## v9
==> flow/design.v (excerpt) <==
module CPUSystem(Clock, Reset, T, Mem_Address, Mem_WData, Mem_RData, Mem_Read, Mem_Write);
    input wire Clock;
    input wire Reset;
    output wire [7:0] T;
    output wire [15:0] Mem_Address;
    output wire [7:0] Mem_WData;
    input wire [7:0] Mem_RData;
    output wire Mem_Read;
    output wire Mem_Write;
    reg [2:0] RF_OutASel, RF_OutBSel, RF_FunSel;
    reg [3:0] RF_RegSel, RF_ScrSel;
    reg [4:0] ALU_FunSel;
    reg ALU_WF;
    reg [1:0] ARF_OutCSel, ARF_OutDSel;
    reg [2:0] ARF_FunSel, ARF_RegSel;
    reg IR_LH, IR_Write;
    reg Mem_WR, Mem_CS;
    reg [1:0] MuxASel, MuxBSel;
    reg MuxCSel;
    reg [5:0] D;
    reg [1:0] RSEL;
    reg S;
    reg [2:0] DSTREG, SREG1, SREG2;
    reg [7:0] _T;
    reg [7:0] T_n;
    reg [2:0] q_RF_OutASel, q_RF_OutBSel, q_RF_FunSel;
    reg [3:0] q_RF_RegSel, q_RF_ScrSel;
    reg [4:0] q_ALU_FunSel;
    reg q_ALU_WF;
    reg [1:0] q_ARF_OutCSel, q_ARF_OutDSel;
    reg [2:0] q_ARF_FunSel, q_ARF_RegSel;
    reg q_IR_LH, q_IR_Write;
    reg q_Mem_WR, q_Mem_CS;
    reg [1:0] q_MuxASel, q_MuxBSel;
    reg q_MuxCSel;
    reg [5:0] q_D;
    reg [1:0] q_RSEL;
    reg q_S;
    reg [2:0] q_DSTREG, q_SREG1, q_SREG2;
    reg [7:0] q_T;
    reg [7:0] q_Tout;
    wire [15:0] IRNext;
    wire [3:0] FlagsNext;
  ...
For scale: ~3600 cells after synthesis, ~240 flip-flops, roughly 24000 sq um of cells after synthesis.
export LEC_CHECK = 0
export CAP_MARGIN = 40
export CELL_PAD_IN_SITES_DETAIL_PLACEMENT = 2
export CELL_PAD_IN_SITES_GLOBAL_PLACEMENT = 1
export CORE_MARGIN = 7
export CORE_UTILIZATION = 40
export CTS_CLUSTER_DIAMETER = 280
export GPL_ROUTABILITY_DRIVEN = 0
export GPL_TIMING_DRIVEN = 1
export MAX_ROUTING_LAYER = met4
export SLEW_MARGIN = 0
create_clock -name core_clock -period 8.81 [get_ports {Clock}]
run.sh (not shown) runs the stock make flow with config.mk's settings and CLKGATE_MAP_FILE=.
v9 ended with every stage complete and zero timing, DRC or antenna violations.
Inputs modified between v9 and v32:
- removing CTS_CLUSTER_DIAMETER (formerly 280)
- removing GPL_ROUTABILITY_DRIVEN (formerly 0)
- changing CORE_UTILIZATION from 40 to 72
- removing MAX_ROUTING_LAYER (formerly met4)
- removing CELL_PAD_IN_SITES_DETAIL_PLACEMENT (formerly 2)
- removing CELL_PAD_IN_SITES_GLOBAL_PLACEMENT (formerly 1)
- changing SLEW_MARGIN from 0 to 20
- changing CAP_MARGIN from 40 to 20
- changing CORE_MARGIN from 7 to 2
- removing GPL_TIMING_DRIVEN (formerly 1)
- changing the clock period (ns, I/O delays scaled along) from 8.81 to 6.17
[summary]
Nothing crashed in v32 and all stages finished; the problem is that the final layout failed, the offending checks being negative setup slack. Going from v9 to v32, sum of routed wire length over all layers saw a decrease, share of power burned in the clock network went down by 3.7 points, post-synth net total shows no meaningful change, synthesis-to-finish area growth increased by 2.1 points relative to the old numbers, via count up 5.4%. When v32 is measured against v9, its critical path depth turns out 2 higher. The sequential fraction of total cell area in v32 sits 0.30 points below the value recorded for v9. Net switching fraction of the power | v32 below v9.

---

Starting RTL as in the previous note.
Settings: LEC_CHECK=0, CAP_MARGIN=20, CELL_PAD_IN_SITES_DETAIL_PLACEMENT=1, CELL_PAD_IN_SITES_GLOBAL_PLACEMENT=3, CORE_ASPECT_RATIO=1.42, CORE_MARGIN=10, CORE_UTILIZATION=56, CTS_CLUSTER_DIAMETER=68, GPL_TIMING_DRIVEN=1, PLACE_DENSITY_LB_ADDON=0.03, SETUP_SLACK_MARGIN=1.62, SLEW_MARGIN=20; clock period 6.54 ns.
The baseline died in global placement without I/O on FLW-0024.
Change:
- ABC_AREA: default -> 1
- CELL_PAD_IN_SITES_DETAIL_PLACEMENT: 1 -> default
- CELL_PAD_IN_SITES_GLOBAL_PLACEMENT: 3 -> default
- CORE_ASPECT_RATIO: 1.42 -> default
- CORE_MARGIN: 10 -> 2
- CORE_UTILIZATION: 56 -> 72
- CTS_CLUSTER_DIAMETER: 68 -> default
- GPL_TIMING_DRIVEN: 1 -> default
- PLACE_DENSITY_LB_ADDON: 0.03 -> 0.19
- SETUP_SLACK_MARGIN: 1.62 -> default
- clock period: 6.54 -> 5.37 ns (I/O delays scaled with it)
=> With this change the flow finished but fails on setup timing; die area drops by 33%; synthesized area drops by 0.34%; synthesized cell count climbs by 20%.
Change:
- ABC_AREA: 1 -> default
- CORE_UTILIZATION: 72 -> 40
- PLACE_DENSITY_LB_ADDON: 0.19 -> default
- clock period: 5.37 -> 9.2 ns (I/O delays scaled with it)
The changed run finished with timing, DRC and antenna clean.
Power decreases by 64%.
Final cell count decreases by 14%.
Non-clock buffer count decreases by 97.
Flip-flop count does not change.
Change:
- CORE_UTILIZATION: 40 -> 37
=> Combinational power hardly moves; non-clock buffer count rises by 6; wire length went up slightly; design area stays flat; total power fell by a few percent; count of clock-buffer cells in the layout increases by 6; via count hardly moves; register-to-register slack stays flat; hold slack gains 0.0048 ns.

---

Starting RTL as in the previous note.
Design CPUSystem, start of the top module:
module CPUSystem(Clock, Reset, T, Mem_Address, Mem_WData, Mem_RData, Mem_Read, Mem_Write);
clock: 7.06 ns
lec_check: 0
abc_area: 0
cap_margin: 40
cell_pad_in_sites_detail_placement: 1
core_aspect_ratio: 0.89
core_margin: 2
core_utilization: 41
cts_cluster_diameter: 92
cts_cluster_size: 20
hold_slack_margin: 0.03
max_routing_layer: met4
min_routing_layer: met1
place_density_lb_addon: 0.09
slew_margin: 25
The baseline went through all stages and came out clean.
==> next run, changes <==
==> flow/config.mk (replaced) <==
export PLATFORM = sky130hd
export DESIGN_NAME = CPUSystem
export DESIGN_NICKNAME = CPUSystem
export VERILOG_FILES = /design/flow/design.v
export SDC_FILE = /design/flow/constraint.sdc
export NUM_CORES = 4
export LEC_CHECK = 0
export ABC_AREA = 1
export CAP_MARGIN = 20
export CORE_MARGIN = 2
export CORE_UTILIZATION = 72
export PLACE_DENSITY_LB_ADDON = 0.19
export SLEW_MARGIN = 20
==> flow/constraint.sdc (replaced) <==
create_clock -name core_clock -period 5.32 [get_ports {Clock}]
set_input_delay 1.0640 -clock core_clock [delete_from_list [all_inputs] [get_ports {Clock}]]
set_output_delay 1.0640 -clock core_clock [all_outputs]
set_load 0.01 [all_outputs]
What happened:
- The new run ran to the end with violations: negative setup slack
- combinational power increases to 3.3 times its value
- total power increases by well over a third
- wire length decreases by roughly a tenth
==> next run, changes <==
--- a/flow/config.mk
+++ b/flow/config.mk
@@ -8 +7,0 @@
-export ABC_AREA = 1
@@ -11,2 +10 @@
-export CORE_UTILIZATION = 72
-export PLACE_DENSITY_LB_ADDON = 0.19
+export CORE_UTILIZATION = 40
==> flow/constraint.sdc (replaced) <==
create_clock -name core_clock -period 16.5 [get_ports {Clock}]
set_input_delay 3.3000 -clock core_clock [delete_from_list [all_inputs] [get_ports {Clock}]]
set_output_delay 3.3000 -clock core_clock [all_outputs]
set_load 0.01 [all_outputs]
=>
- The new run finished clean
- worst setup slack is better by 7.3 ns
- global-route usage goes down by 22 points
- via count goes down by about 18%
- sequential power goes down by about 70%
==> next run, changes <==
==> flow/constraint.sdc (replaced) <==
create_clock -name core_clock -period 12.0 [get_ports {Clock}]
set_input_delay 2.4000 -clock core_clock [delete_from_list [all_inputs] [get_ports {Clock}]]
set_output_delay 2.4000 -clock core_clock [all_outputs]
set_load 0.01 [all_outputs]
After rerunning: The new run ran to the end with no violations. Global-route usage came out lower by 0.22 points. Worst setup slack loses 3.6 ns. Utilization barely changes. Power grows by 38%. Die size stays the same. Routed wire length barely changes. Clock skew is higher by 0.0095 ns. Clock-buffer cell count grows by 6. Final cell count hardly moves.
No activity file was given, so power comes from the tool's default toggle rates.
